$ cat flow/design.v
module chipmunk
	#(parameter addrSize = 12)
	(input clk,
	 input reset,
	 input [addrSize-1:0] startPC,
	 input [7:0] dataBus,
	 output [7:0] dataBusWrite,
	 output reg [addrSize-1:0] addrBus,
	 output weMem,
	 output done);
	reg [7:0] aReg;               
	reg [7:0] xReg;               
	reg [7:0] yReg;               
	reg [5:0] spReg;              
	reg [addrSize-1:0] pcReg;     
	reg [addrSize-1:0] pcRegAlt;  
	reg [addrSize-1:0] eaReg;     
	reg [7:0] dataReg;            
	wire [7:0] dataRegPlus = dataReg+1;  
	reg cFlagReg, zFlagReg, nFlagReg;
	reg [5:0] opcode;             
	reg [1:0] parameter_size;     
	reg [3:0] state;              
	reg finished;                 
	reg [7:0] dataBusOutput;        
	reg [3:0] nextState;            
	wire [7:0] addSubResult;        
	wire addSubCarryOut;
	wire [7:0] shifterResult;       
	wire shifterCarry;
	wire [7:0] bitOperationResult;  
	wire OpLoadA         = opcode[5:1] == 5'b00000;
	wire OpLoadX         = opcode[5:1] == 5'b00001;
	wire OpLoadY         = opcode[5:1] == 5'b00010;
	wire OpIncDecMem     = opcode[5:2] == 4'b0111 && opcode[0];
	wire OpRolRorMem     = (opcode == 6'b011001 || opcode == 6'b011011);
	wire OpIncDec        = opcode[5:1] == 5'b10101;
	wire OpInxDex        = opcode[5:1] == 5'b10110;
	wire OpInyDey        = opcode[5:1] == 5'b10111;
	wire OpSta           = opcode == 6'b100001;
	wire OpStx           = opcode == 6'b100011;
	wire OpSty           = opcode == 6'b100101;
	wire OpLdaY          = opcode == 6'b101000;
	wire OpStaY          = opcode == 6'b101001;
	wire OpIndexY        = opcode[5:1] == 5'b10100;  
	wire OpSetCarryFlag  = opcode[5:1] == 5'b00011;
	wire OpUseAdder      = opcode[5:3] == 3'b001;
	wire OpUseBitOp      = opcode[5:2] == 4'b0100;
	wire OpUseShifter    = opcode[5:2] == 4'b0110;
	wire OpAdderUseCarry = opcode[5:2] == 4'b0011;
	wire OpCpx           = opcode[5:1] == 5'b01011;
	wire OpCpy           = opcode == 6'b011100;
	wire OpDoCompare     = opcode[5:2] == 4'b0101 || OpCpy;
	wire OpSubtractInstead = OpDoCompare ||                           
	                         (opcode[5:3] == 3'b001 && opcode[1]) ||  
	                         (opcode[5:3] == 3'b101 && opcode[0]);    
	wire aluUseX         = OpCpx || OpInxDex;
	wire aluUseY         = OpCpy || OpInyDey;
	reg OpReadMemory;  
	wire OpReadMemory2   = dataBus[2] && !dataBus[7] && dataBus[7:2] != 6'b000111;  
	wire OpBranch        = opcode[5:3] == 3'b111;  
	wire flagsMatch      = (!opcode[2] && (!opcode[1] || (opcode[0] == nFlagReg)))     
                        || (opcode[2]  && ((!opcode[1] && (opcode[0] == zFlagReg))     
                                         || (opcode[1] && (opcode[0] == cFlagReg))));  
	wire BranchTaken     = OpBranch && flagsMatch;
	always @(posedge clk) begin
		if (!reset)
			finished <= 0;
		else if(state == 4'b0000 && dataBus == 8'h83)  
			finished <= 1;
	end
	always @(posedge clk) begin
		if (!reset)
			state <= 4'b0000;
		else 
			state <= nextState; 
	end
	always @(posedge clk) begin
		if (state == 4'b0000) begin
			opcode <= dataBus[7:2];
			parameter_size <= dataBus[1:0];
			eaReg <= 0;    
			OpReadMemory <= OpReadMemory2;
			dataReg <= (dataBus[7:3] == 5'b10101 || dataBus[7:3] == 5'b10110 || dataBus[7:3] == 5'b10111);
		end else if(state == 4'b0001) begin  
			dataReg <= dataBus;
			eaReg[7:0] <= dataBus;
		end else if(state == 4'b0010 || state == 4'b1111)  
			eaReg[addrSize-1:8] <= dataBus;
		else if(state == 4'b0101)  
			dataReg <= dataBus + (OpIncDecMem ? (opcode[1] ? 8'hff : 8'h01): 0);
		else if (state == 4'b0011 || state == 4'b0100)  
			eaReg <= eaReg + ((state == 4'b0100) ? yReg : xReg);
		else if (state == 4'b0111)  
			eaReg <= {{8{dataReg[7]}}, dataReg[7:0]} + pcReg;
		else if (state == 4'b1110)  
			eaReg[7:0] <= dataBus;
	end
	always @(posedge clk) begin
		if (!reset)
			spReg <= 6'b111111;
		else if (state == 4'b1100 ||
		        (state == 4'b0000 &&
					((dataBus[7:5] == 3'b110 && dataBus[2])  
					|| (dataBus[7:2] == 6'b100111))  
				))
			spReg <= spReg + 1'b1;  
		else if (state == 4'b1000 || state == 4'b1010 || state == 4'b1011)
			spReg <= spReg - 1'b1;  
	end
	wire [7:0] aluLeft = aluUseX ? xReg : (aluUseY ? yReg : aReg);
	assign { addSubCarryOut, addSubResult } = 
		OpAdderUseCarry ? (OpSubtractInstead ?  
			aluLeft + {1'b0, ~dataReg[7:0]} + cFlagReg
			: aluLeft + dataReg + cFlagReg)
		: (OpSubtractInstead ?  
			aluLeft + {1'b0, ~dataReg[7:0]} + 1'b1  
			: aluLeft + dataReg);
	assign bitOperationResult = opcode[1] ? (aReg ^ dataReg) : ~(aReg | dataReg);
	wire [7:0] shifterLeft = opcode[0] ? dataReg : aReg;
	assign shifterResult = opcode[1] ?  
			(shifterLeft >> 1) | ((opcode[0] && cFlagReg) ? 8'b10000000 : 8'b00000000)  
			:(shifterLeft << 1) | ((opcode[0] && cFlagReg) ? 8'b00000001 : 8'b00000000);
	assign shifterCarry = opcode[1] ? shifterLeft[0] : shifterLeft[7];
	always @(posedge clk) begin
		if (state == 4'b0110) begin
			if (OpLoadA || OpLdaY)  
				aReg <= dataReg;
			else if (OpUseAdder || OpIncDec)  
				aReg <= addSubResult;
			else if (OpUseBitOp)  
				aReg <= bitOperationResult;
			else if (OpUseShifter && !opcode[0])  
				aReg <= shifterResult;
			else if (opcode == 6'b100100 || opcode == 6'b100110)  
				aReg <= xReg;
		end else if(state == 4'b1001 && opcode[2:1] == 2'b01)  
			aReg <= dataBus;
	end
	always @(posedge clk) begin
		if (state == 4'b0110) begin
			if (OpLoadX)  
				xReg <= dataReg;
			else if(OpInxDex)  
				xReg <= addSubResult;
			else if (opcode == 6'b100010 || opcode == 6'b100110)  
				xReg <= aReg;
		end else if(state == 4'b1001 && opcode[2:1] == 2'b10)  
			xReg <= dataBus;
	end
	always @(posedge clk) begin
		if (state == 4'b0110) begin
			if (OpLoadY)  
				yReg <= dataReg;
			else if(OpInyDey)  
				yReg <= addSubResult;
		end else if(state == 4'b1001 && opcode[2:1] == 2'b11)  
			yReg <= dataBus;
	end
	always @(posedge clk) begin
		if (state == 4'b0110) begin
			if (OpSetCarryFlag)  
				cFlagReg <= opcode[0];
			else if (OpUseAdder || OpDoCompare || OpIncDec || OpInxDex || OpInyDey) begin  
				nFlagReg <= addSubResult[7];
				zFlagReg <= (addSubResult == 8'b00000000) ? 1 : 0;
				if (OpUseAdder || OpDoCompare)  
					cFlagReg <= addSubCarryOut;
			end else if(OpUseBitOp) begin
				nFlagReg <= bitOperationResult[7];
				zFlagReg <= (bitOperationResult == 8'b00000000) ? 1 : 0;
			end else if(OpUseShifter) begin
				nFlagReg <= shifterResult[7];
				zFlagReg <= (shifterResult == 8'b00000000) ? 1 : 0;
				cFlagReg <= shifterCarry;
			end else if(OpLoadA || OpLoadX || OpLoadY || OpIncDecMem) begin
				nFlagReg <= dataReg[7];
				zFlagReg <= (dataReg == 8'b00000000) ? 1 : 0;
			end
		end else if(state == 4'b1001 && opcode[2:1] == 2'b00)
			{nFlagReg, zFlagReg, cFlagReg} <= dataBus[2:0];
	end
	always @(posedge clk) begin
		if (!reset)
			pcReg <= startPC; 
		else if(state == 4'b0000 || state == 4'b0001 || state == 4'b0010)
			pcReg <= pcReg + 1'b1;
		else if(state == 4'b0110 && BranchTaken) begin
			pcRegAlt <= pcReg;                  
			pcReg <= eaReg;
		end else if(state == 4'b1100) begin
			pcRegAlt[7:0] <= dataBus;           
		end else if(state == 4'b1101) begin
			pcReg <= {pcRegAlt[7:0], dataBus};  
		end
	end
	always @* begin
		case (state)
			4'b0101, 4'b0110:  
				addrBus <= eaReg;
			4'b1000, 4'b1001, 4'b1010, 4'b1011, 4'b1100, 4'b1101: 
				addrBus <= { {(addrSize-9){1'b0}}, 1'b1, 1'b1, 1'b1, spReg };  
			4'b0000, 4'b0001, 4'b0010:  
				addrBus <= pcReg;
			4'b1110:
				addrBus <= {{(addrSize-8){1'b0}}, dataReg};
			4'b1111:
				addrBus <= {{(addrSize-8){1'b0}}, dataRegPlus};
			default:
				addrBus <= {addrSize{1'b0}};
		endcase
	end
	always @* begin
		if (state == 4'b0110 && (OpSta || OpStaY))
			dataBusOutput <= aReg;
		else if (state == 4'b0110 && OpStx)
			dataBusOutput <= xReg;
		else if (state == 4'b0110 && OpSty)
			dataBusOutput <= yReg;
		else if (state == 4'b0110 && OpRolRorMem)  
			dataBusOutput <= shifterResult;
		else if (state == 4'b0110 && OpIncDecMem)  
			dataBusOutput <= dataReg;
		else if (state == 4'b1000)  
			dataBusOutput <= (opcode[2:1] == 2'b00) ? {1'b0, 1'b0, 1'b0, 1'b0, 1'b0, nFlagReg, zFlagReg, cFlagReg} :
			                 (opcode[2:1] == 2'b01) ? aReg :
			                 (opcode[2:1] == 2'b10) ? xReg :
			                 yReg;
		else if (state == 4'b1010)
			dataBusOutput <= pcRegAlt[7:0];
		else if (state == 4'b1011)
			dataBusOutput <= { {(16-addrSize){1'b0}}, pcRegAlt[addrSize-1:8] };
		else
			dataBusOutput <= 8'b00000000;
	end
	wire writeCycle =  ((state == 4'b0110 && (OpSta || OpStx || OpSty || OpStaY || OpIncDecMem || OpRolRorMem)) || state == 4'b1000 || state == 4'b1010 || state == 4'b1011);
	assign weMem = !writeCycle;  
	assign dataBusWrite = dataBusOutput;  
	assign done = finished;
	always @* begin		
		case (state)
			4'b0000:
				nextState = (dataBus[7:2] == 6'b100111) ? 4'b1100 :
					((dataBus[7:5] == 3'b110 && !dataBus[2]) ? 4'b1000 : 
					((dataBus[7:5] == 3'b110 && dataBus[2]) ? 4'b1001 :
					(dataBus[0] || dataBus[1]) ? 4'b0001 :
					(OpReadMemory2 ? 4'b0101 : 4'b0110)));
			4'b0001:
				nextState = parameter_size[1] ? 4'b0010 :   
				           (OpReadMemory ? 4'b0101 :     
				           (OpBranch ? 4'b0111 :          
				           (OpIndexY ? 4'b1110 :                 
				           4'b0110)));                         
			4'b0010:
				nextState = parameter_size[0] ? 4'b0011 :         
				(OpReadMemory ? 4'b0101 :                
				(OpIndexY ? 4'b0100 :                             
				4'b0110));
			4'b0011:
				nextState = OpReadMemory ? 4'b0101 : 4'b0110;
			4'b0101, 4'b0111:               
				nextState = 4'b0110;
			4'b0110:
				nextState = (BranchTaken && opcode[2:0] == 3'b001) ? 4'b1010 : 4'b0000;  
			4'b1011, 4'b1101, 4'b1001, 4'b1000:
				nextState = 4'b0000;
			4'b0100:
				nextState = OpLdaY ? 4'b0101 : 4'b0110;
			4'b1100:
				nextState = 4'b1101;
			4'b1010:
				nextState = 4'b1011;
			4'b1110:  
				nextState = 4'b1111;
			4'b1111:  
				nextState = 4'b0100;
		endcase
	end
endmodule
$ cat flow/config.mk
export PLATFORM = sky130hd
export DESIGN_NAME = chipmunk
export DESIGN_NICKNAME = chipmunk
export VERILOG_FILES = /design/flow/design.v
export SDC_FILE = /design/flow/constraint.sdc
export NUM_CORES = 4
export LEC_CHECK = 0
export ABC_AREA = 1
export CAP_MARGIN = 20
export CORE_MARGIN = 2
export CORE_UTILIZATION = 68
export CTS_CLUSTER_DIAMETER = 400
export CTS_CLUSTER_SIZE = 95
export PLACE_DENSITY = 0.36
export SETUP_SLACK_MARGIN = 0.79
export SLEW_MARGIN = 20
$ cat flow/run.sh
#!/bin/bash
# the make line also repeats each setting of config.mk as NAME=value (left out here)
make -C /OpenROAD-flow-scripts/flow DESIGN_CONFIG=/design/flow/config.mk WORK_HOME=/design/flow/orfs CLKGATE_MAP_FILE= finish
$ cat flow/constraint.sdc
create_clock -name core_clock -period 4.17 [get_ports {clk}]
set_input_delay 0.8340 -clock core_clock [delete_from_list [all_inputs] [get_ports {clk}]]
set_output_delay 0.8340 -clock core_clock [all_outputs]
set_load 0.01 [all_outputs]
==> PnR_summary.wiki, run 1 <==
== Implementation results ==
{| class="wikitable"
! Metric !! Value
|-
| Worst slew margin || 0.250
|-
| WL per Instance || approximately 24 um
|-
| Number of flops mapped to enable cells by yosys || 68
|-
| Slowest CP cell || sky130_fd_sc_hd__edfxtp_1
|-
| Via count normalized by instance count || slightly above 7
|-
| X dimension of the die || 125 um
|-
| Placed Instance Area || about 11000 sq um
|-
| Total DRC errors in the routed layout || 0
|-
| Chip area in the Yosys report || 10000 sq um
|-
| Count of port buffers added during placement || about 43
|-
| Total stage count of the critical path || 20
|-
| Clock insertion delay at the later pin of the skew report || 380 ps
|-
| Core Density at Floorplan || 0.693
|-
| Critical-path cell list || inv_2 -> nand3_4 -> nor2_4 -> clkinv_4 -> o21ai_4 -> inv_4 -> o211ai_1 -> o21ai_4 -> ha_4 -> fa_2 -> xor2_4 -> nand3_1 -> nor2_2 -> inv_1 -> nor2_2 -> nand2_1 -> o211ai_1 -> a21oi_1 -> o21ai_0 -> nand2_1
|-
| Maximum clock path buffer count || 2
|-
| Post-synthesis instance area || between 9000 and 10000 sq um
|-
| Max Clock Freq || 260 MHz
|-
| # rows || 44
|-
| End point of the worst hold path || finished
|-
| Sequential share of power || 0.302
|-
| Max-slew violations || 0
|-
| Share of async-settable or async-resettable flops after synthesis || 0
|-
| HP Class || reg2reg
|-
| Combinational Power || 2.04 mW
|-
| Number of warnings reported in the yosys synthesis log || 1
|-
| Total core area || approximately 14000 sq um
|-
| Final wirelength || 44.9 mm
|-
| Switching power total || 1.89 mW
|-
| Final layout net count || 1741
|-
| Capturing element of the worst setup path || xReg[5]
|-
| Number of fill cells in the layout || between 800 and 900
|-
| Buf/Inv on CP || 4
|-
| Logic family by area || simple AND/OR/NAND/NOR gates
|-
| Startpoint-to-endpoint class of the critical path || reg2reg
|-
| Crit path DAT || 3950 ps
|-
| Final period demand of the worst path || 3850 ps
|-
| Final standard cell area without fillers || 12200 sq um
|-
| Cell types occupying the most area after synthesis || sky130_fd_sc_hd__edfxtp_1 (20%), sky130_fd_sc_hd__nand2_1 (13%), sky130_fd_sc_hd__o21ai_0 (8.5%), sky130_fd_sc_hd__ha_1 (7.6%), sky130_fd_sc_hd__inv_1 (7.0%)
|-
| Clock-pin slew on the worst setup and hold paths || 80 ps
|-
| First-pass iteration count of the detailed router || 22
|-
| Number of design-rule violations left by the first detailed-router iteration || 2679
|-
| Final standard cell count with taps included and fillers excluded || 1842
|-
| Count of tool warnings || 40
|-
| Via count || 13055
|-
| Initial antenna violation count || 3
|-
| Pin slew with the least headroom to its limit || 1120 ps
|-
| Final setup violating endpoints || 0
|-
| TritonCTS clock tree || done
|-
| DRT antenna net count || 0
|-
| Post-synth seq share || 0.274
|-
| Sort of element at the start of the critical path || flip-flop
|-
| Residual overflow from global routing || 0
|-
| Wire length of the first global-routing pass || 63.9 mm
|-
| Leakage power summed over all cells || 5.30 nW
|-
| Combinational share of power || 0.487
|-
| Number of global-route vias before repair || 11716
|-
| Final cycle utilization of the critical path || 0.924
|-
| Net count of the mapped netlist || 1619
|-
| Worst hold stages || 2
|-
| Total of flip-flops plus latches after synthesis || 103
|-
| Crit path capture type || flip-flop
|-
| Synth top cells by count || sky130_fd_sc_hd__nand2_1 (355), sky130_fd_sc_hd__inv_1 (187), sky130_fd_sc_hd__o21ai_0 (170)
|-
| Top cell type by total area after synthesis || sky130_fd_sc_hd__edfxtp_1
|-
| Share of the synthesized area in the top cell type || 0.204
|-
| Maximum Capacitance Violations || 0
|-
| Post-Synth AOI/OAI Area || 0.231
|-
| Hpwl dp || 29.4 mm
|-
| Final estimated routing congestion in global placement || 1.20
|-
| Startpoint of the most critical register-to-register path || opcode[4]
|-
| Reported sequential group power || around 1.3 mW
|-
| Peak supply drop || 0.239 mV
|-
| Count of endpoints failing hold in the final timing report || 0
|-
| Setup repair after global routing missed its margin || true
|-
| CTS Buf Count || 9
|-
| Area fraction in and, or, nand and nor cells after synthesis || 0.287
|-
| Number of cells after detailed placement || around 1800
|-
| Endpoint of the worst-slack reg-to-reg timing path || xReg[5]
|-
| Total negative slack for setup checks || 0 ps
|-
| Share of the synthesized netlist area taken by xor and xnor gates || 0.0140
|-
| Power of the clock network || 888 uW
|-
| Power group with the largest share || combinational logic
|-
| Pin count of the biggest net entering global routing || 32
|-
| Post-CTS Hold Buffers || 0
|-
| Gate family responsible for the most delay along the worst path || simple AND/OR/NAND/NOR gates
|-
| Launch point of the worst hold path || finished
|-
| Biggest fanout along the worst timing path || 7
|-
| Fraction of the mapped netlist area in adder cells || 0.0884
|-
| Post-synthesis area per instance || around 6.5 sq um
|-
| Clock skew after layout || approximately 14 ps
|-
| Crit path from || opcode[4]
|-
| Vertical die dimension || 125 um
|-
| Clock net sink count || 103
|-
| Required arrival time at the worst endpoint || between 4000 and 5000 ps
|-
| Most frequently used cell type in the post-synthesis netlist || sky130_fd_sc_hd__nand2_1
|-
| H-tree level count || 3
|-
| Clock network fraction of total power || 0.212
|-
| I/O Pins || 44
|-
| Reg-to-reg setup timing slack || 320 ps
|-
| Power Density || 345 nW/um^2
|-
| Proportion of total power due to net switching || 0.450
|-
| Leading register cell type out of synthesis || sky130_fd_sc_hd__edfxtp_1
|-
| FF-to-FF path depth || 20
|-
| Number of instances in the synthesized netlist || 1530
|-
| Cell count in the Yosys report || around 1500
|-
| Internal power of the cells || ~2.3 mW
|-
| Cell chosen for the clock root || sky130_fd_sc_hd__clkbuf_16
|-
| Share of cell area taken by muxes after synthesis || 0.00501
|-
| Area Growth Syn to Fin || 21.7%
|-
| Global routing usage summed across all routing layers || 0.528
|-
| Result of the run || finished clean
|-
| Post-synth cell types || roughly 50
|-
| Total Die Area || around 16000 sq um
|-
| Delay of the slowest cell on the worst path || roughly 460 ps
|}
==> metal layers <==
metal | global-route usage | wire [um]
met3 | 0.233 | 8010
met5 | 0 | 15
met4 | 0.405 | 5580
met1 | 0.596 | 13700
met2 | 0.782 | 17600
==> through the flow <==
| step | util | power (mW) | hold slack (ps) | setup WS [ps] |
|---|---|---|---|---|
| after floorplan | - | 2.29 | 429 | 707 |
| after global placement | 0.749 | 2.76 | 437 | 227 |
| after detailed placement | 0.749 | 2.80 | 447 | 69.8 |
| after CTS | 0.807 | 3.79 | 458 | 574 |
| after global routing | 0.843 | 4.31 | 489 | 93.4 |
| final | 0.843 | 4.20 | 451 | 319 |
==> cell type report <==
cell class | count | area, sq um | area share
Multi-Input combinational cell | 1171 | 6770 | 0.557
Sequential cell | 103 | 2740 | 0.225
Timing Repair Buffer | 161 | 1320 | 0.109
Inverter | 206 | 807 | 0.0663
Tap cell | 184 | 230 | 0.0189
Clock buffer | 9 | 225 | 0.0185
Clock inverter | 7 | 65.1 | 0.00535
Antenna cell | 1 | 2.50 | 0.000206
==> repair_timing <==
action,CTS,global route
endpoints found under the setup margin,42,46
pin swaps,26,38
setup buffers,38,36
gates resized,107,102
==> inputs of run 2 (changes only) <==
- CORE_UTILIZATION: 68 -> 67
- CTS_CLUSTER_DIAMETER: 400 -> 137
- CTS_CLUSTER_SIZE: 95 -> 73
- PLACE_DENSITY: 0.36 -> 0.35
- SETUP_SLACK_MARGIN: 0.79 -> 1.09
- clock period: 4.17 -> 3.87 ns (I/O delays scaled with it)
==> PnR_summary.wiki, run 2 <==
== Run summary ==
{| class="wikitable"
! Metric !! Value
|-
| Result of the run || stopped before the end
|-
| Failing step || global routing (5_1_grt)
|-
| First error line in the log || [ERROR GRT-0232] Routing congestion too high. Check the congestion heatmap in the GUI.
|-
| Chip area in the Yosys report || 10000 sq um
|-
| Post-synthesis instance area || 10000 sq um
|-
| Cell count in the Yosys report || between 1500 and 2000
|-
| Clock net sink count || 103
|-
| Total Die Area || between 15000 and 20000 sq um
|-
| Post-synth seq share || 0.274
|-
| Cell chosen for the clock root || sky130_fd_sc_hd__clkbuf_16
|-
| Number of flops mapped to enable cells by yosys || 68
|-
| Share of async-settable or async-resettable flops after synthesis || 0
|-
| Post-CTS Hold Buffers || 0
|-
| Post-synth cell types || 50
|-
| Maximum clock path buffer count || 2
|-
| Top cell type by total area after synthesis || sky130_fd_sc_hd__edfxtp_1
|-
| Hpwl dp || 30.4 mm
|-
| Fraction of the mapped netlist area in adder cells || 0.0884
|-
| Placed Instance Area || 11000 sq um
|-
| Cell types occupying the most area after synthesis || sky130_fd_sc_hd__edfxtp_1 (20%), sky130_fd_sc_hd__nand2_1 (13%), sky130_fd_sc_hd__o21ai_0 (8.5%), sky130_fd_sc_hd__ha_1 (7.6%), sky130_fd_sc_hd__inv_1 (7.0%)
|-
| Global routing usage summed across all routing layers || 0.897
|-
| Synth top cells by count || sky130_fd_sc_hd__nand2_1 (355), sky130_fd_sc_hd__inv_1 (187), sky130_fd_sc_hd__o21ai_0 (170)
|-
| H-tree level count || 3
|-
| Vertical die dimension || about 130 um
|-
| Number of warnings reported in the yosys synthesis log || 1
|-
| Logic family by area || simple AND/OR/NAND/NOR gates
|-
| Post-Synth AOI/OAI Area || 0.231
|-
| Share of the synthesized area in the top cell type || 0.204
|-
| X dimension of the die || 126 um
|-
| Share of the synthesized netlist area taken by xor and xnor gates || 0.0140
|-
| Total of flip-flops plus latches after synthesis || 103
|-
| Number of instances in the synthesized netlist || 1530
|-
| Leading register cell type out of synthesis || sky130_fd_sc_hd__edfxtp_1
|-
| Post-synthesis area per instance || approximately 6.5 sq um
|-
| CTS Buf Count || 9
|-
| # rows || 44
|-
| Count of port buffers added during placement || around 43
|-
| Net count of the mapped netlist || 1619
|-
| Share of cell area taken by muxes after synthesis || 0.00501
|-
| Final estimated routing congestion in global placement || ~1.2
|-
| Most frequently used cell type in the post-synthesis netlist || sky130_fd_sc_hd__nand2_1
|-
| Residual overflow from global routing || 508
|-
| Area fraction in and, or, nand and nor cells after synthesis || 0.287
|-
| I/O Pins || ~44
|-
| Core Density at Floorplan || 0.688
|-
| Total core area || 14500 sq um
|}
[run 2: timing repair]
item	in CTS
setup buffers	75
gates resized	252
hold endpoints to repair	0
cloned	0
setup endpoints to repair	88
pin swaps	58
[run 2: metal layers]
layer  global-route usage  overflow
met1                0.847         3
met2                 1.07       326
met3                0.752        11
met4                0.987       168
met5                0.393         0
[run 2: metrics by stage]
step / cells / utilization / setup slack, ps
after floorplan: 1530 / - / 414
after global placement: 1765 / 0.753 / 97.6
after detailed placement: 1765 / 0.753 / -9.74
after CTS: 1856 / 0.852 / 228
==> inputs of run 3 (changes only) <==
- CORE_UTILIZATION: 67 -> 72
- CTS_CLUSTER_DIAMETER: 137 -> 100
- PLACE_DENSITY: 0.35 -> unset
- PLACE_DENSITY_LB_ADDON: unset -> 0.28
- SETUP_SLACK_MARGIN: 1.09 -> unset
- clock period: 3.87 -> 3.68 ns (I/O delays scaled with it)
==> PnR_summary.wiki, run 3 <==
== Run summary ==
{| class="wikitable"
! Metric !! Value
|-
| Post-synthesis area per instance || 6.53 sq um
|-
| Clock net sink count || 103
|-
| Most frequently used cell type in the post-synthesis netlist || sky130_fd_sc_hd__nand2_1
|-
| Number of flops mapped to enable cells by yosys || 68
|-
| Total core area || ~14000 sq um
|-
| H-tree level count || 3
|-
| Top cell type by total area after synthesis || sky130_fd_sc_hd__edfxtp_1
|-
| Post-Synth AOI/OAI Area || 0.231
|-
| Total of flip-flops plus latches after synthesis || approximately 100
|-
| X dimension of the die || 122 um
|-
| Logic family by area || simple AND/OR/NAND/NOR gates
|-
| Synth top cells by count || sky130_fd_sc_hd__nand2_1 (355), sky130_fd_sc_hd__inv_1 (187), sky130_fd_sc_hd__o21ai_0 (170)
|-
| Total Die Area || 14800 sq um
|-
| Chip area in the Yosys report || 10000 sq um
|-
| Global routing usage summed across all routing layers || 0.679
|-
| Share of cell area taken by muxes after synthesis || 0.00501
|-
| Share of the synthesized area in the top cell type || 0.204
|-
| Core Density at Floorplan || 0.729
|-
| Post-synth seq share || 0.274
|-
| Result of the run || stopped before the end
|-
| Number of warnings reported in the yosys synthesis log || 1
|-
| # rows || 43
|-
| Cell count in the Yosys report || 1530
|-
| CTS Buf Count || 9
|-
| Residual overflow from global routing || 4
|-
| Fraction of the mapped netlist area in adder cells || 0.0884
|-
| I/O Pins || about 44
|-
| Share of the synthesized netlist area taken by xor and xnor gates || 0.0140
|-
| Maximum clock path buffer count || 2
|-
| Area fraction in and, or, nand and nor cells after synthesis || 0.287
|-
| First error line in the log || [ERROR GRT-0232] Routing congestion too high. Check the congestion heatmap in the GUI.
|-
| Net count of the mapped netlist || between 1500 and 2000
|-
| Failing step || global routing (5_1_grt)
|-
| Count of port buffers added during placement || around 43
|-
| Number of cells after detailed placement || 1775
|-
| Final estimated routing congestion in global placement || 1.24
|-
| Cell types occupying the most area after synthesis || sky130_fd_sc_hd__edfxtp_1 (20%), sky130_fd_sc_hd__nand2_1 (13%), sky130_fd_sc_hd__o21ai_0 (8.5%), sky130_fd_sc_hd__ha_1 (7.6%), sky130_fd_sc_hd__inv_1 (7.0%)
|-
| Hpwl dp || 28.7 mm
|-
| Post-synth cell types || 50
|-
| Number of instances in the synthesized netlist || 1530
|-
| Post-synthesis instance area || 10000 sq um
|-
| Vertical die dimension || around 120 um
|-
| Leading register cell type out of synthesis || sky130_fd_sc_hd__edfxtp_1
|-
| Share of async-settable or async-resettable flops after synthesis || 0
|-
| Cell chosen for the clock root || sky130_fd_sc_hd__clkbuf_16
|}
-- run 3: per-layer routing --
| metal | GRT overflow | global-route usage |
|---|---|---|
| met1 | 0 | 0.707 |
| met2 | 2 | 0.845 |
| met3 | 0 | 0.531 |
| met4 | 2 | 0.589 |
| met5 | 0 | 0.233 |
-- run 3: through the flow --
| step | worst slack [ps] | area (sq um) | setup TNS, ps |
|---|---|---|---|
| floorplan | 40.3 | 10000 | 0 |
| global placement | -1.28 | 11000 | -1.28 |
| detailed placement | -199 | 11000 | -1400 |
| CTS | -15.4 | 11400 | -15.4 |
-- run 3: timing repair --
| item | CTS |
|---|---|
| endpoints found under the setup margin | 24 |
| hold buffers | 0 |
| buffers inserted | 9 |
| gates cloned | 0 |
| resized | 22 |
| pin swaps | 4 |
==> inputs of run 4 (changes only) <==
- CAP_MARGIN: 20 -> 40
- CTS_CLUSTER_DIAMETER: 100 -> 44
- CTS_CLUSTER_SIZE: 73 -> 79
- MAX_ROUTING_LAYER: unset -> met5
- PLACE_DENSITY_LB_ADDON: 0.28 -> 0.2
- SLEW_MARGIN: 20 -> 40
- clock period: 3.68 -> 3.54 ns (I/O delays scaled with it)
==> PnR_summary.wiki, run 4 <==
== Run summary ==
{| class="wikitable"
! Metric !! Value
|-
| Post-synth cell types || approximately 50
|-
| CTS Buf Count || 9
|-
| Area fraction in and, or, nand and nor cells after synthesis || 0.287
|-
| Synth top cells by count || sky130_fd_sc_hd__nand2_1 (355), sky130_fd_sc_hd__inv_1 (187), sky130_fd_sc_hd__o21ai_0 (170)
|-
| Final estimated routing congestion in global placement || 1.31
|-
| Share of the synthesized area in the top cell type || 0.204
|-
| Share of cell area taken by muxes after synthesis || 0.00501
|-
| Maximum clock path buffer count || 2
|-
| Share of the synthesized netlist area taken by xor and xnor gates || 0.0140
|-
| Number of flops mapped to enable cells by yosys || 68
|-
| Hpwl dp || 30.1 mm
|-
| Leading register cell type out of synthesis || sky130_fd_sc_hd__edfxtp_1
|-
| Chip area in the Yosys report || around 10000 sq um
|-
| Core Density at Floorplan || 0.729
|-
| Number of warnings reported in the yosys synthesis log || 1
|-
| First error line in the log || [ERROR GRT-0232] Routing congestion too high. Check the congestion heatmap in the GUI.
|-
| Result of the run || stopped before the end
|-
| Clock net sink count || roughly 100
|-
| Placed Instance Area || 11200 sq um
|-
| Net count of the mapped netlist || about 1600
|-
| Fraction of the mapped netlist area in adder cells || 0.0884
|-
| Residual overflow from global routing || roughly 52
|-
| Cell types occupying the most area after synthesis || sky130_fd_sc_hd__edfxtp_1 (20%), sky130_fd_sc_hd__nand2_1 (13%), sky130_fd_sc_hd__o21ai_0 (8.5%), sky130_fd_sc_hd__ha_1 (7.6%), sky130_fd_sc_hd__inv_1 (7.0%)
|-
| Post-synthesis instance area || 10000 sq um
|-
| Total core area || 13700 sq um
|-
| Total of flip-flops plus latches after synthesis || 103
|-
| Failing step || global routing (5_1_grt)
|-
| I/O Pins || between 40 and 50
|-
| Pre-CTS setup slack || -340 ps
|-
| Post-Synth AOI/OAI Area || 0.231
|-
| Number of instances in the synthesized netlist || between 1500 and 2000
|-
| Top cell type by total area after synthesis || sky130_fd_sc_hd__edfxtp_1
|-
| X dimension of the die || ~120 um
|-
| # rows || 43
|-
| Cell count in the Yosys report || 1530
|-
| Share of async-settable or async-resettable flops after synthesis || 0
|-
| Cell chosen for the clock root || sky130_fd_sc_hd__clkbuf_16
|-
| Global routing usage summed across all routing layers || 0.742
|-
| H-tree level count || 3
|-
| Count of port buffers added during placement || 43
|-
| Most frequently used cell type in the post-synthesis netlist || sky130_fd_sc_hd__nand2_1
|-
| Logic family by area || simple AND/OR/NAND/NOR gates
|-
| Post-synthesis area per instance || approximately 6.5 sq um
|-
| Post-CTS Hold Buffers || 0
|-
| Vertical die dimension || 122 um
|-
| Post-synth seq share || 0.274
|-
| Total Die Area || between 10000 and 15000 sq um
|-
| Number of cells after detailed placement || 1803
|}
## run 4: what timing repair did
item                                    4_1_cts
cloned                                        0
endpoints found under the setup margin       34
resized                                      48
hold endpoints to repair                      0
buffers inserted                             18
pin swaps                                    19
## run 4: layer usage
metal / overflow / global-route usage
met1: 0 / 0.762
met4: 17 / 0.703
met2: 33 / 0.911
met5: 0 / 0.247
met3: 2 / 0.578
==> inputs of run 5 (changes only) <==
- ABC_AREA: 1 -> unset
- CAP_MARGIN: 40 -> 20
- CORE_UTILIZATION: 72 -> 43
- CTS_CLUSTER_DIAMETER: 44 -> unset
- CTS_CLUSTER_SIZE: 79 -> unset
- MAX_ROUTING_LAYER: met5 -> unset
- PLACE_DENSITY_LB_ADDON: 0.2 -> unset
- SLEW_MARGIN: 40 -> 20
- clock period: 3.54 -> 2.92 ns (I/O delays scaled with it)
==> PnR_summary.wiki, run 5 <==
== Implementation results ==
{| class="wikitable"
! Metric !! Value
|-
| Share of the synthesized netlist area taken by xor and xnor gates || 0.0515
|-
| Logic family by area || AND-OR/OR-AND gates
|-
| Final worst hold slack || 482 ps
|-
| Top cell type by total area after synthesis || sky130_fd_sc_hd__edfxtp_1
|-
| Peak supply drop || 0.290 mV
|-
| Capturing element of the worst setup path || aReg[7]
|-
| Hpwl dp || 31.9 mm
|-
| Combinational Power || ~3.3 mW
|-
| Worst hold stages || 1
|-
| Count of tool warnings || 38
|-
| Share of the synthesized area in the top cell type || 0.197
|-
| Area Growth Syn to Fin || 40.8%
|-
| Initial antenna violation count || 1
|-
| Share of async-settable or async-resettable flops after synthesis || 0
|-
| Final layout net count || between 1500 and 2000
|-
| Most frequently used cell type in the post-synthesis netlist || sky130_fd_sc_hd__nand2_1
|-
| Crit path from || opcode[5]
|-
| Post-synthesis instance area || slightly above 10000 sq um
|-
| Number of global-route vias before repair || 10801
|-
| Final estimated routing congestion in global placement || 0.959
|-
| Clock insertion delay at the later pin of the skew report || between 300 and 400 ps
|-
| Tot Pwr || 6.43 mW
|-
| End point of the worst hold path || finished
|-
| FF+latch area || 2750 sq um
|-
| Number of instances in the synthesized netlist || approximately 1300
|-
| Post-CTS Hold Buffers || 0
|-
| Pin count of the biggest net entering global routing || 37
|-
| Routed length on met1 || 18.3 mm
|-
| Maximum clock path buffer count || 2
|-
| Gate family responsible for the most delay along the worst path || AND-OR/OR-AND gates
|-
| Synth top cells by count || sky130_fd_sc_hd__nand2_1 (119), sky130_fd_sc_hd__nor2_1 (114), sky130_fd_sc_hd__a21oi_1 (93)
|-
| Biggest fanout along the worst timing path || 5
|-
| Combinational share of power || 0.513
|-
| Sort of element at the start of the critical path || flip-flop
|-
| Share of cell area taken by muxes after synthesis || 0.100
|-
| Vertical die dimension || 159 um
|-
| Number of design-rule violations left by the first detailed-router iteration || about 1400
|-
| Power of the clock network || 1.37 mW
|-
| Power Density || ~440 nW/um^2
|-
| Sequential share of power || 0.275
|-
| WL per Instance || between 20 and 25 um
|-
| Setup repair after global routing missed its margin || true
|-
| Number of fill cells in the layout || around 2100
|-
| Net count of the mapped netlist || roughly 1400
|-
| Total Die Area || 25300 sq um
|-
| Final period demand of the worst path || 4440 ps
|-
| Logic area || 7870 sq um
|-
| TritonCTS clock tree || done
|-
| Core Density at Floorplan || 0.440
|-
| Post-Synth AOI/OAI Area || 0.245
|-
| Total stage count of the critical path || 17
|-
| Post-synthesis area per instance || 8.09 sq um
|-
| Via count normalized by instance count || 6.10
|-
| Required arrival time at the worst endpoint || ~3000 ps
|-
| Critical-path cell list || nand2b_4 -> o31ai_2 -> and3_1 -> buf_6 -> mux2i_4 -> o21ai_4 -> ha_4 -> fa_2 -> a211oi_4 -> o2111ai_1 -> or4_4 -> o31a_1 -> nor3_2 -> o21ba_2 -> o21ai_1 -> nor2b_1 -> a31o_1
|-
| Power group with the largest share || combinational logic
|-
| Cell types occupying the most area after synthesis || sky130_fd_sc_hd__edfxtp_1 (20%), sky130_fd_sc_hd__ha_1 (7.4%), sky130_fd_sc_hd__dfxtp_1 (6.8%), sky130_fd_sc_hd__mux2i_1 (5.6%), sky130_fd_sc_hd__a21oi_1 (4.5%)
|-
| Via count || 11533
|-
| Final wirelength || 42.9 mm
|-
| Final standard cell area without fillers || 14600 sq um
|-
| Clock-pin slew on the worst setup and hold paths || ~80 ps
|-
| Total DRC errors in the routed layout || 0
|-
| First-pass iteration count of the detailed router || 9
|-
| Total of flip-flops plus latches after synthesis || 103
|-
| Launch point of the worst hold path || finished
|-
| Crit path DAT || 4580 ps
|-
| Wire length of the first global-routing pass || 63.8 mm
|-
| DRT antenna net count || 0
|-
| Slowest CP cell || sky130_fd_sc_hd__or4_4
|-
| FF-to-FF path depth || 17
|-
| Proportion of total power due to net switching || 0.390
|-
| Reported sequential group power || ~1.8 mW
|-
| Count of port buffers added during placement || 43
|-
| Result of the run || complete, but fails checks
|-
| Clock skew after layout || between 10 and 15 ps
|-
| Buf/Inv on CP || 1
|-
| Routed wl met3 || 3.68 mm
|-
| Area fraction in and, or, nand and nor cells after synthesis || 0.196
|-
| Leading register cell type out of synthesis || sky130_fd_sc_hd__edfxtp_1
|-
| Core utilization of the finished layout || 0.619
|-
| Detail Route met2 WL || roughly 20 mm
|-
| Max-slew violations || 0
|-
| Final setup violating endpoints || 44
|-
| # rows || around 56
|-
| Placed Instance Area || about 13000 sq um
|-
| Number of warnings reported in the yosys synthesis log || 1
|-
| Maximum Capacitance Violations || 0
|-
| Layout Check Fail Reasons || setup timing
|-
| Delay of the slowest cell on the worst path || around 500 ps
|-
| Pin slew with the least headroom to its limit || 675 ps
|-
| H-tree level count || 3
|-
| HP Class || reg2reg
|-
| Clock net sink count || 103
|-
| Post-synth seq share || 0.265
|-
| Number of flops mapped to enable cells by yosys || just under 70
|-
| Global routing usage summed across all routing layers || 0.328
|-
| Post-synth cell types || around 90
|-
| Highest layer used for signal routing || met4
|-
| Total negative slack for setup checks || -38000 ps
|-
| Reg-to-reg setup timing slack || -1520 ps
|-
| Leakage power summed over all cells || 6.10 nW
|-
| Startpoint of the most critical register-to-register path || opcode[5]
|-
| X dimension of the die || 159 um
|-
| Endpoint of the worst-slack reg-to-reg timing path || aReg[7]
|-
| Cell count in the Yosys report || approximately 1300
|-
| Cell chosen for the clock root || sky130_fd_sc_hd__clkbuf_16
|-
| Residual overflow from global routing || 0
|-
| Final worst-path setup slack || -1520 ps
|-
| Count of endpoints failing hold in the final timing report || 0
|-
| Fraction of the mapped netlist area in adder cells || 0.0853
|-
| Switching power total || 2.51 mW
|-
| Startpoint-to-endpoint class of the critical path || reg2reg
|-
| I/O Pins || 44
|-
| Max Clock Freq || about 230 MHz
|-
| Worst slew margin || 0.548
|-
| Clock network fraction of total power || 0.213
|-
| Final cycle utilization of the critical path || 1.52
|-
| Internal power of the cells || 3.92 mW
|-
| Chip area in the Yosys report || 10400 sq um
|-
| Total core area || 23500 sq um
|-
| CTS Buf Count || 9
|-
| Crit path capture type || flip-flop
|}
run 5: cell type report:
class,instances,area share
repair buffers,366,0.207
diodes,1,0.000172
inverters,58,0.0149
clock buffers,11,0.0189
well taps,319,0.0274
flip-flops and latches,103,0.189
multi-input cells,1029,0.540
clock inverters,5,0.00352
run 5: what timing repair did:
item	in CTS	in global routing
cloned	0	1
pin swaps	58	41
gates resized	178	98
setup endpoints to repair	58	62
endpoints found under the hold margin	0	0
setup buffers	44	27
run 5: layer usage:
layer / global-route usage / vias up
met3: 0.0578 / 88
met4: 0.114 / 0
met5: 0 / -
li1: - / 5317
met1: 0.450 / 5562
met2: 0.522 / 566
run 5: metrics by stage:
| step | instances | worst slack (ps) |
|---|---|---|
| after CTS | 1869 | -1340 |
| after global placement | 1814 | -1480 |
| final | 1892 | -1520 |
| after floorplan | 1280 | -1600 |
| after global routing | 1891 | -1710 |
| after detailed placement | 1814 | -1560 |
==> inputs of run 6 (changes only) <==
- CAP_MARGIN: 20 -> 15
- CELL_PAD_IN_SITES_DETAIL_PLACEMENT: unset -> 0
- CELL_PAD_IN_SITES_GLOBAL_PLACEMENT: unset -> 2
- CORE_ASPECT_RATIO: unset -> 0.63
- CORE_MARGIN: 2 -> 10
- CORE_UTILIZATION: 43 -> 56
- CTS_CLUSTER_DIAMETER: unset -> 228
- CTS_CLUSTER_SIZE: unset -> 16
- HOLD_SLACK_MARGIN: unset -> 0.09
- MAX_ROUTING_LAYER: unset -> met5
- MIN_ROUTING_LAYER: unset -> met1
- SLEW_MARGIN: 20 -> 30
- TNS_END_PERCENT: unset -> 20
- clock period: 2.92 -> 4.79 ns (I/O delays scaled with it)
==> PnR_summary.wiki, run 6 <==
== Run summary ==
{| class="wikitable"
! Metric !! Value
|-
| Result of the run || stopped before the end
|-
| Failing step || global placement without I/O (3_1_place_gp_skip_io)
|-
| First error line in the log || [ERROR GPL-0301] Utilization 105.193 % exceeds 100%.
|-
| Total of flip-flops plus latches after synthesis || 103
|-
| Total core area || between 15000 and 20000 sq um
|-
| Post-synth cell types || 90
|-
| Post-Synth AOI/OAI Area || 0.245
|-
| Most frequently used cell type in the post-synthesis netlist || sky130_fd_sc_hd__nand2_1
|-
| # rows || 39
|-
| Synth top cells by count || sky130_fd_sc_hd__nand2_1 (119), sky130_fd_sc_hd__nor2_1 (114), sky130_fd_sc_hd__a21oi_1 (93)
|-
| Post-synthesis instance area || a little over 10000 sq um
|-
| Cell types occupying the most area after synthesis || sky130_fd_sc_hd__edfxtp_1 (20%), sky130_fd_sc_hd__ha_1 (7.4%), sky130_fd_sc_hd__dfxtp_1 (6.8%), sky130_fd_sc_hd__mux2i_1 (5.6%), sky130_fd_sc_hd__a21oi_1 (4.5%)
|-
| X dimension of the die || 191 um
|-
| Number of flops mapped to enable cells by yosys || 68
|-
| Post-synth seq share || 0.265
|-
| Share of async-settable or async-resettable flops after synthesis || 0
|-
| Share of cell area taken by muxes after synthesis || 0.100
|-
| Area fraction in and, or, nand and nor cells after synthesis || 0.196
|-
| Vertical die dimension || 128 um
|-
| Net count of the mapped netlist || 1369
|-
| Share of the synthesized netlist area taken by xor and xnor gates || 0.0515
|-
| Leading register cell type out of synthesis || sky130_fd_sc_hd__edfxtp_1
|-
| Chip area in the Yosys report || 10400 sq um
|-
| Share of the synthesized area in the top cell type || 0.197
|-
| Cell count in the Yosys report || approximately 1300
|-
| Number of warnings reported in the yosys synthesis log || 1
|-
| Fraction of the mapped netlist area in adder cells || 0.0853
|-
| Total Die Area || between 20000 and 25000 sq um
|-
| Logic family by area || AND-OR/OR-AND gates
|-
| Number of instances in the synthesized netlist || 1280
|-
| Core Density at Floorplan || 0.570
|-
| Post-synthesis area per instance || around 8.1 sq um
|-
| Top cell type by total area after synthesis || sky130_fd_sc_hd__edfxtp_1
|}
==> inputs of run 7 (changes only) <==
- ABC_AREA: unset -> 0
- CAP_MARGIN: 15 -> 20
- CELL_PAD_IN_SITES_DETAIL_PLACEMENT: 0 -> unset
- CELL_PAD_IN_SITES_GLOBAL_PLACEMENT: 2 -> unset
- CORE_ASPECT_RATIO: 0.63 -> 1.82
- CORE_MARGIN: 10 -> 2
- CORE_UTILIZATION: 56 -> 72
- CTS_CLUSTER_DIAMETER: 228 -> 248
- CTS_CLUSTER_SIZE: 16 -> 99
- HOLD_SLACK_MARGIN: 0.09 -> unset
- MAX_ROUTING_LAYER: met5 -> unset
- MIN_ROUTING_LAYER: met1 -> unset
- PLACE_DENSITY: unset -> 0.36
- SLEW_MARGIN: 30 -> 20
- clock period: 4.79 -> 2.88 ns (I/O delays scaled with it)
==> PnR_summary.wiki, run 7 <==
== Run summary ==
{| class="wikitable"
! Metric !! Value
|-
| Residual overflow from global routing || approximately 740
|-
| Count of port buffers added during placement || 43
|-
| Most frequently used cell type in the post-synthesis netlist || sky130_fd_sc_hd__nand2_1
|-
| H-tree level count || 3
|-
| Clock net sink count || 103
|-
| I/O Pins || 44
|-
| Number of cells after detailed placement || around 1700
|-
| Pre-CTS setup slack || -1710 ps
|-
| Post-synthesis instance area || 10400 sq um
|-
| Number of instances in the synthesized netlist || ~1300
|-
| Placed Instance Area || 12800 sq um
|-
| Maximum clock path buffer count || 2
|-
| Vertical die dimension || about 170 um
|-
| Total of flip-flops plus latches after synthesis || ~100
|-
| Failing step || global routing (5_1_grt)
|-
| Cell types occupying the most area after synthesis || sky130_fd_sc_hd__edfxtp_1 (20%), sky130_fd_sc_hd__ha_1 (7.4%), sky130_fd_sc_hd__dfxtp_1 (6.8%), sky130_fd_sc_hd__mux2i_1 (5.6%), sky130_fd_sc_hd__a21oi_1 (4.5%)
|-
| Chip area in the Yosys report || a little over 10000 sq um
|-
| Post-synth cell types || roughly 90
|-
| Post-CTS Hold Buffers || 0
|-
| Result of the run || stopped before the end
|-
| Fraction of the mapped netlist area in adder cells || 0.0853
|-
| Total core area || 14200 sq um
|-
| Global routing usage summed across all routing layers || 0.897
|-
| Share of the synthesized netlist area taken by xor and xnor gates || 0.0515
|-
| Net count of the mapped netlist || 1369
|-
| CTS Buf Count || 9
|-
| Logic family by area || AND-OR/OR-AND gates
|-
| Post-synthesis area per instance || 8.09 sq um
|-
| Post-Synth AOI/OAI Area || 0.245
|-
| Share of cell area taken by muxes after synthesis || 0.100
|-
| Synth top cells by count || sky130_fd_sc_hd__nand2_1 (119), sky130_fd_sc_hd__nor2_1 (114), sky130_fd_sc_hd__a21oi_1 (93)
|-
| Area fraction in and, or, nand and nor cells after synthesis || 0.196
|-
| Core Density at Floorplan || 0.730
|-
| Number of flops mapped to enable cells by yosys || 68
|-
| Cell count in the Yosys report || 1280
|-
| Total Die Area || 15400 sq um
|-
| Number of warnings reported in the yosys synthesis log || 1
|-
| Hpwl dp || 32.7 mm
|-
| Leading register cell type out of synthesis || sky130_fd_sc_hd__edfxtp_1
|-
| First error line in the log || [ERROR GRT-0116] Global routing finished with congestion. Check the congestion regions in the DRC Viewer.
|-
| X dimension of the die || 92.9 um
|-
| Cell chosen for the clock root || sky130_fd_sc_hd__clkbuf_16
|-
| Share of the synthesized area in the top cell type || 0.197
|-
| Top cell type by total area after synthesis || sky130_fd_sc_hd__edfxtp_1
|-
| Share of async-settable or async-resettable flops after synthesis || 0
|-
| # rows || 59
|-
| Final estimated routing congestion in global placement || 1.24
|-
| Post-synth seq share || 0.265
|}
## run 7: timing repair
item	CTS
endpoints found under the setup margin	61
resized	144
pin swaps	30
setup buffers	11
## run 7: metal layers
layer | GRT overflow | track usage
met2 | 503 | 1.11
met3 | 5 | 0.687
met4 | 229 | 1.00
met5 | 0 | 0.193
met1 | 4 | 0.841
==> inputs of run 8 (changes only) <==
- ABC_AREA: 0 -> unset
- CORE_ASPECT_RATIO: 1.82 -> unset
- PLACE_DENSITY: 0.36 -> unset
- clock period: 2.88 -> 3.03 ns (I/O delays scaled with it)
==> PnR_summary.wiki, run 8 <==
== Run summary ==
{| class="wikitable"
! Metric !! Value
|-
| Total core area || 14000 sq um
|-
| Leading register cell type out of synthesis || sky130_fd_sc_hd__edfxtp_1
|-
| Share of async-settable or async-resettable flops after synthesis || 0
|-
| Clock net sink count || 103
|-
| Share of cell area taken by muxes after synthesis || 0.100
|-
| Failing step || global routing (5_1_grt)
|-
| H-tree level count || 3
|-
| Logic family by area || AND-OR/OR-AND gates
|-
| Chip area in the Yosys report || 10400 sq um
|-
| Top cell type by total area after synthesis || sky130_fd_sc_hd__edfxtp_1
|-
| Final estimated routing congestion in global placement || approximately 1.1
|-
| # rows || 43
|-
| Count of port buffers added during placement || between 40 and 50
|-
| Post-synth seq share || 0.265
|-
| Number of warnings reported in the yosys synthesis log || 1
|-
| X dimension of the die || 124 um
|-
| Total of flip-flops plus latches after synthesis || 103
|-
| Net count of the mapped netlist || 1369
|-
| Share of the synthesized netlist area taken by xor and xnor gates || 0.0515
|-
| Number of instances in the synthesized netlist || 1280
|-
| Pre-CTS setup slack || -1510 ps
|-
| Cell count in the Yosys report || between 1000 and 1500
|-
| Core Density at Floorplan || 0.740
|-
| Post-synth cell types || 90
|-
| CTS Buf Count || 9
|-
| Result of the run || stopped before the end
|-
| Vertical die dimension || 124 um
|-
| Synth top cells by count || sky130_fd_sc_hd__nand2_1 (119), sky130_fd_sc_hd__nor2_1 (114), sky130_fd_sc_hd__a21oi_1 (93)
|-
| Share of the synthesized area in the top cell type || 0.197
|-
| Area fraction in and, or, nand and nor cells after synthesis || 0.196
|-
| Post-synthesis instance area || 10400 sq um
|-
| Global routing usage summed across all routing layers || 0.859
|-
| Cell chosen for the clock root || sky130_fd_sc_hd__clkbuf_16
|-
| First error line in the log || [ERROR GRT-0116] Global routing finished with congestion. Check the congestion regions in the DRC Viewer.
|-
| Residual overflow from global routing || around 250
|-
| Total Die Area || roughly 15000 sq um
|-
| Post-Synth AOI/OAI Area || 0.245
|-
| Most frequently used cell type in the post-synthesis netlist || sky130_fd_sc_hd__nand2_1
|-
| Number of cells after detailed placement || 1652
|-
| Hpwl dp || 30.8 mm
|-
| Post-synthesis area per instance || 8.09 sq um
|-
| Maximum clock path buffer count || 2
|-
| Fraction of the mapped netlist area in adder cells || 0.0853
|-
| Number of flops mapped to enable cells by yosys || 68
|-
| I/O Pins || 44
|-
| Cell types occupying the most area after synthesis || sky130_fd_sc_hd__edfxtp_1 (20%), sky130_fd_sc_hd__ha_1 (7.4%), sky130_fd_sc_hd__dfxtp_1 (6.8%), sky130_fd_sc_hd__mux2i_1 (5.6%), sky130_fd_sc_hd__a21oi_1 (4.5%)
|}
-- run 8: timing repair --
item                                    in CTS
pin swaps                                   38
hold buffers                                 0
gates resized                              154
endpoints found under the setup margin      57
buffers inserted                            15
endpoints found under the hold margin        0
-- run 8: per-layer routing --
metal	GRT usage	overflow
met1	0.847	10
met2	0.993	143
met3	0.749	9
met4	0.859	84
met5	0.472	2
-- run 8: per-stage QoR --
stage | power [mW] | area (sq um) | util
after floorplan | 3.18 | 10400 | -
after global placement | 4.15 | 12500 | 0.895
after detailed placement | 4.28 | 12500 | 0.895
after CTS | 5.73 | 13300 | 0.950
==> inputs of run 9 (changes only) <==
- CORE_UTILIZATION: 72 -> 40
- CTS_CLUSTER_DIAMETER: 248 -> unset
- CTS_CLUSTER_SIZE: 99 -> unset
- TNS_END_PERCENT: 20 -> unset
- clock period: 3.03 -> 5.0 ns (I/O delays scaled with it)
==> PnR_summary.wiki, run 9 <==
== Implementation results ==
{| class="wikitable"
! Metric !! Value
|-
| Power Density || 276 nW/um^2
|-
| Combinational Power || 1.33 mW
|-
| Sequential share of power || 0.328
|-
| Total negative slack for setup checks || 0 ps
|-
| Via count normalized by instance count || around 6.3
|-
| Cell types occupying the most area after synthesis || sky130_fd_sc_hd__edfxtp_1 (20%), sky130_fd_sc_hd__ha_1 (7.4%), sky130_fd_sc_hd__dfxtp_1 (6.8%), sky130_fd_sc_hd__mux2i_1 (5.6%), sky130_fd_sc_hd__a21oi_1 (4.5%)
|-
| Final worst hold slack || ~500 ps
|-
| Leading register cell type out of synthesis || sky130_fd_sc_hd__edfxtp_1
|-
| Share of cell area taken by muxes after synthesis || 0.100
|-
| Post-CTS setup buffers || 0
|-
| Post-synth cell types || roughly 90
|-
| Clock net sink count || 103
|-
| Crit path DAT || 4780 ps
|-
| Number of flops mapped to enable cells by yosys || 68
|-
| Reported sequential group power || about 1.1 mW
|-
| # rows || 58
|-
| Leakage power summed over all cells || around 4.6 nW
|-
| Required arrival time at the worst endpoint || 5180 ps
|-
| Internal power of the cells || 1.98 mW
|-
| HP Class || reg2reg
|-
| H-tree level count || 3
|-
| Tot Pwr || 3.22 mW
|-
| Sort of element at the start of the critical path || flip-flop
|-
| FF-to-FF path depth || 16
|-
| Share of the synthesized area in the top cell type || 0.197
|-
| Clock network fraction of total power || 0.258
|-
| Post-synthesis instance area || roughly 10000 sq um
|-
| Power group with the largest share || combinational logic
|-
| Setup repair after global routing missed its margin || false
|-
| Critical-path cell list || nand2b_1 -> o31ai_1 -> and3_2 -> mux2i_1 -> o21ai_0 -> ha_1 -> fa_1 -> a211oi_4 -> o21bai_1 -> a21o_1 -> a2111oi_2 -> nand4b_1 -> mux2i_1 -> or2_1 -> mux2_1 -> o311ai_1
|-
| Maximum clock path buffer count || 2
|-
| Final estimated routing congestion in global placement || 0.977
|-
| Max-slew violations || 0
|-
| Cell chosen for the clock root || sky130_fd_sc_hd__clkbuf_16
|-
| Crit path capture type || flip-flop
|-
| Pin slew with the least headroom to its limit || 1170 ps
|-
| Capturing element of the worst setup path || nFlagReg
|-
| Hpwl dp || about 30 mm
|-
| Fraction of the mapped netlist area in adder cells || 0.0853
|-
| Share of async-settable or async-resettable flops after synthesis || 0
|-
| Final period demand of the worst path || 4600 ps
|-
| Final layout net count || approximately 1400
|-
| Worst hold stages || 2
|-
| First-pass iteration count of the detailed router || 6
|-
| Maximum Capacitance Violations || 0
|-
| Final setup violating endpoints || 0
|-
| X dimension of the die || about 160 um
|-
| Initial antenna violation count || 0
|-
| Reg-to-reg setup timing slack || between 400 and 500 ps
|-
| Cell count in the Yosys report || roughly 1300
|-
| I/O Pins || 44
|-
| Top cell type by total area after synthesis || sky130_fd_sc_hd__edfxtp_1
|-
| Startpoint of the most critical register-to-register path || opcode[5]
|-
| Count of port buffers added during placement || ~43
|-
| Delay of the slowest cell on the worst path || 490 ps
|-
| Chip area in the Yosys report || 10400 sq um
|-
| Total of flip-flops plus latches after synthesis || 103
|-
| Residual overflow from global routing || 0
|-
| Buf/Inv on CP || 0
|-
| Startpoint-to-endpoint class of the critical path || reg2reg
|-
| Synth top cells by count || sky130_fd_sc_hd__nand2_1 (119), sky130_fd_sc_hd__nor2_1 (114), sky130_fd_sc_hd__a21oi_1 (93)
|-
| Net count of the mapped netlist || 1369
|-
| Most frequently used cell type in the post-synthesis netlist || sky130_fd_sc_hd__nand2_1
|-
| Area Growth Syn to Fin || 12.5%
|-
| Worst slew margin || 0.214
|-
| Gate family responsible for the most delay along the worst path || AND-OR/OR-AND gates
|-
| Total core area || 25300 sq um
|-
| Global routing usage summed across all routing layers || 0.291
|-
| CTS Buf Count || 9
|-
| Number of warnings reported in the yosys synthesis log || 1
|-
| Clock skew after layout || 11.7 ps
|-
| Logic family by area || AND-OR/OR-AND gates
|-
| Clock insertion delay at the later pin of the skew report || between 300 and 400 ps
|-
| Post-Synth AOI/OAI Area || 0.245
|-
| Peak supply drop || around 0.17 mV
|-
| Combinational share of power || 0.414
|-
| Wire length of the first global-routing pass || 58.9 mm
|-
| Post-synthesis area per instance || 8.09 sq um
|-
| Slowest CP cell || sky130_fd_sc_hd__fa_1
|-
| WL per Instance || 24.2 um
|-
| Power of the clock network || about 830 uW
|-
| Number of design-rule violations left by the first detailed-router iteration || 1546
|-
| TritonCTS clock tree || done
|-
| Clock-pin slew on the worst setup and hold paths || 80 ps
|-
| Share of the synthesized netlist area taken by xor and xnor gates || 0.0515
|-
| Biggest fanout along the worst timing path || 5
|-
| DRT antenna net count || 0
|-
| Post-synth seq share || 0.265
|-
| Launch point of the worst hold path || spReg[5]
|-
| Total Die Area || 27200 sq um
|-
| Result of the run || finished clean
|-
| Most used cell, CP || sky130_fd_sc_hd__mux2i_1
|-
| Number of global-route vias before repair || 9718
|-
| Final cycle utilization of the critical path || 0.920
|-
| Total stage count of the critical path || 16
|-
| Core Density at Floorplan || 0.409
|-
| End point of the worst hold path || spReg[5]
|-
| Proportion of total power due to net switching || 0.383
|-
| Count of endpoints failing hold in the final timing report || 0
|-
| Final wirelength || 39.6 mm
|-
| Vertical die dimension || 165 um
|-
| Number of instances in the synthesized netlist || 1280
|-
| Endpoint of the worst-slack reg-to-reg timing path || nFlagReg
|-
| Count of tool warnings || 35
|-
| Total DRC errors in the routed layout || 0
|-
| Max Clock Freq || 217 MHz
|-
| Via count || 10356
|-
| Crit path from || opcode[5]
|-
| Switching power total || 1.23 mW
|-
| Area fraction in and, or, nand and nor cells after synthesis || 0.196
|-
| Pin count of the biggest net entering global routing || 38
|}
==> run 9: area by class of cell <==
| type | instances | area (sq um) |
|---|---|---|
| sequential | 103 | 2740 |
| clock inverter | 4 | 72.6 |
| fill | 2508 | 13700 |
| multi-input combinational | 1029 | 7060 |
| timing repair buffer | 101 | 866 |
| tap | 330 | 413 |
| inverter | 58 | 218 |
| clock buffer | 12 | 268 |
| antenna | 1 | 2.50 |
==> run 9: what timing repair did <==
item,in CTS,in global routing
endpoints found under the setup margin,0,9
hold buffers,0,0
gates resized,0,5
==> run 9: routing by layer <==
layer,share of wire,routed length [um],global-route usage,vias up
met5,0,0,0,-
met4,0.036,1430,0.101,0
met3,0.11,4510,0.0753,100
met2,0.42,16700,0.431,585
met1,0.43,17000,0.410,4888
li1,-,-,-,4783
==> run 9: metrics by stage <==
| step | cell area (sq um) | setup slack [ps] | cells | utilization |
|---|---|---|---|---|
| floorplan | 10400 | 72.4 | 1280 | - |
| global placement | 11300 | 446 | 1621 | 0.446 |
| detailed placement | 11300 | 354 | 1621 | 0.446 |
| CTS | 11600 | 170 | 1637 | 0.459 |
| global route | 11600 | 0.208 | 1637 | 0.460 |
| finish | 11600 | 401 | 1638 | 0.460 |
==> inputs of run 10 (changes only) <==
- CORE_UTILIZATION: 40 -> 72
- clock period: 5.0 -> 4.24 ns (I/O delays scaled with it)
==> PnR_summary.wiki, run 10 <==
== Implementation results ==
{| class="wikitable"
! Metric !! Value
|-
| Met2 track demand over resource || 0.789
|-
| Power of the clock network || between 800 and 900 uW
|-
| X dimension of the die || 124 um
|-
| Final setup violating endpoints || 19
|-
| Synth top cells by count || sky130_fd_sc_hd__nand2_1 (119), sky130_fd_sc_hd__nor2_1 (114), sky130_fd_sc_hd__a21oi_1 (93)
|-
| Layout Check Fail Reasons || setup timing
|-
| Maximum clock path buffer count || 2
|-
| Most frequently used cell type in the post-synthesis netlist || sky130_fd_sc_hd__nand2_1
|-
| Sequential share of power || 0.301
|-
| Endpoint of the worst-slack reg-to-reg timing path || zFlagReg
|-
| Launch point of the worst hold path || finished
|-
| First-pass iteration count of the detailed router || 22
|-
| Pre-CTS setup slack || -188 ps
|-
| Final period demand of the worst path || ~4700 ps
|-
| Result of the run || complete, but fails checks
|-
| Biggest fanout along the worst timing path || 5
|-
| HP Class || reg2reg
|-
| Critical-path cell list || nand2b_4 -> buf_4 -> buf_4 -> o22ai_2 -> and2_4 -> nand2_1 -> o21ai_2 -> ha_2 -> inv_1 -> fa_2 -> nor2_1 -> a21o_1 -> ha_1 -> nor3_1 -> a21o_1 -> a221oi_2 -> nor4_2 -> or4bb_1 -> o311ai_1
|-
| Clock network fraction of total power || 0.206
|-
| Logic family by area || AND-OR/OR-AND gates
|-
| Peak supply drop || 0.265 mV
|-
| Share of the synthesized area in the top cell type || 0.197
|-
| Leading register cell type out of synthesis || sky130_fd_sc_hd__edfxtp_1
|-
| Number of design-rule violations left by the first detailed-router iteration || ~2400
|-
| Combinational share of power || 0.492
|-
| Chip area in the Yosys report || 10400 sq um
|-
| Final estimated routing congestion in global placement || approximately 1.1
|-
| Post-synthesis area per instance || 8.09 sq um
|-
| Final worst-path setup slack || -416 ps
|-
| Net count of the mapped netlist || 1369
|-
| # rows || 43
|-
| DRT antenna net count || 0
|-
| Number of warnings reported in the yosys synthesis log || 1
|-
| GR met3 Demand/Resource || 0.252
|-
| Number of instances in the synthesized netlist || 1280
|-
| Pin slew with the least headroom to its limit || 1310 ps
|-
| Startpoint-to-endpoint class of the critical path || reg2reg
|-
| Worst hold stages || 1
|-
| Core Density at Floorplan || 0.740
|-
| Post-Synth AOI/OAI Area || 0.245
|-
| Cell count in the Yosys report || between 1000 and 1500
|-
| Total Die Area || 15400 sq um
|-
| Area fraction in and, or, nand and nor cells after synthesis || 0.196
|-
| I/O Pins || 44
|-
| Residual overflow from global routing || 0
|-
| Share of async-settable or async-resettable flops after synthesis || 0
|-
| Via count normalized by instance count || 7.65
|-
| Buf/Inv on CP || 3
|-
| Vertical die dimension || 124 um
|-
| Clock insertion delay at the later pin of the skew report || 380 ps
|-
| Core utilization of the finished layout || 0.894
|-
| Capturing element of the worst setup path || zFlagReg
|-
| Total DRC errors in the routed layout || 0
|-
| Pin count of the biggest net entering global routing || 39
|-
| Worst slew margin || 0.122
|-
| Required arrival time at the worst endpoint || 4430 ps
|-
| Total of flip-flops plus latches after synthesis || 103
|-
| Number of global-route vias before repair || about 11000
|-
| Power group with the largest share || combinational logic
|-
| Final layout net count || approximately 1500
|-
| Number of fill cells in the layout || around 690
|-
| Proportion of total power due to net switching || 0.411
|-
| Post-synth cell types || 90
|-
| Max-slew violations || 0
|-
| Combinational Power || ~2.0 mW
|-
| Slowest CP cell || sky130_fd_sc_hd__fa_2
|-
| Leakage power summed over all cells || 5.04 nW
|-
| Max Clock Freq || 215 MHz
|-
| Reported sequential group power || 1.24 mW
|-
| Share of cell area taken by muxes after synthesis || 0.100
|-
| Fraction of the mapped netlist area in adder cells || 0.0853
|-
| Top cell type by total area after synthesis || sky130_fd_sc_hd__edfxtp_1
|-
| Reg-to-reg setup timing slack || -420 ps
|-
| Count of endpoints failing hold in the final timing report || 0
|-
| Maximum Capacitance Violations || 0
|-
| FF-to-FF path depth || 19
|-
| Crit path from || opcode[5]
|-
| Crit path DAT || 4850 ps
|-
| H-tree level count || 3
|-
| Post-CTS Hold Buffers || 0
|-
| Clock net sink count || 103
|-
| Final wirelength || 42.5 mm
|-
| Sort of element at the start of the critical path || flip-flop
|-
| Post-synth seq share || 0.265
|-
| Count of tool warnings || approximately 40
|-
| Clock skew after layout || 12.8 ps
|-
| Total core area || 14000 sq um
|-
| Area Growth Syn to Fin || 20.8%
|-
| Initial antenna violation count || 1
|-
| Switching power total || 1.70 mW
|-
| Gate family responsible for the most delay along the worst path || simple AND/OR/NAND/NOR gates
|-
| Post-synthesis instance area || 10400 sq um
|-
| Via count || between 10000 and 15000
|-
| Final worst hold slack || 470 ps
|-
| Global route hottest layer || met2
|-
| Total stage count of the critical path || 19
|-
| Final cycle utilization of the critical path || 1.10
|-
| Power Density || 330 nW/um^2
|-
| Share of the synthesized netlist area taken by xor and xnor gates || 0.0515
|-
| Hpwl dp || 28.8 mm
|-
| Count of port buffers added during placement || approximately 43
|-
| Cell chosen for the clock root || sky130_fd_sc_hd__clkbuf_16
|-
| CTS Buf Count || 9
|-
| Cell types occupying the most area after synthesis || sky130_fd_sc_hd__edfxtp_1 (20%), sky130_fd_sc_hd__ha_1 (7.4%), sky130_fd_sc_hd__dfxtp_1 (6.8%), sky130_fd_sc_hd__mux2i_1 (5.6%), sky130_fd_sc_hd__a21oi_1 (4.5%)
|-
| End point of the worst hold path || finished
|-
| Tot Pwr || 4.13 mW
|-
| Internal power of the cells || 2.43 mW
|-
| Wire length of the first global-routing pass || 62.3 mm
|-
| Number of flops mapped to enable cells by yosys || 68
|-
| WL per Instance || 26.9 um
|-
| Setup repair after global routing missed its margin || true
|-
| Met1 capacity usage during global routing || 0.626
|-
| Clock-pin slew on the worst setup and hold paths || ~80 ps
|-
| Startpoint of the most critical register-to-register path || opcode[5]
|-
| Global routing usage summed across all routing layers || 0.549
|-
| TritonCTS clock tree || done
|-
| Delay of the slowest cell on the worst path || 560 ps
|-
| Crit path capture type || flip-flop
|}
run 10: final cells by class:
class | count | area [sq um] | area share
diodes | 2 | 5.00 | 0.000400
clock buffers | 10 | 229 | 0.0183
clock inverters | 6 | 51.3 | 0.00410
inverters | 58 | 218 | 0.0174
multi-input cells | 1030 | 7460 | 0.597
flip-flops and latches | 103 | 2740 | 0.219
well taps | 180 | 225 | 0.0180
repair buffers | 190 | 1570 | 0.126
run 10: metal layers:
metal  share of wire  wire length, um  vias to the layer above
li1                -                -                     4966
met1            0.31            13200                     5374
met2            0.41            17600                     1258
met3            0.16             6990                      472
met4            0.11             4540                       10
met5          0.0044              188                        -
run 10: what timing repair did:
| action | CTS | global route |
|---|---|---|
| gates resized | 33 | 62 |
| endpoints found under the setup margin | 12 | 25 |
| setup buffers | 13 | 9 |
| gates cloned | 0 | 1 |
| pin swaps | 21 | 32 |
run 10: through the flow:
step | TNS [ps] | std cells | instance area (sq um)
4_1_cts | -431 | 1567 | 12200
6_report | -3520 | 1579 | 12500
3_5_place_dp | -888 | 1540 | 11700
2_1_floorplan | -1300 | 1280 | 10400
5_1_grt | -8260 | 1577 | 12500
3_3_place_gp | -258 | 1540 | 11700
Power figures rest on the tool's default switching activity, not on a simulated workload.
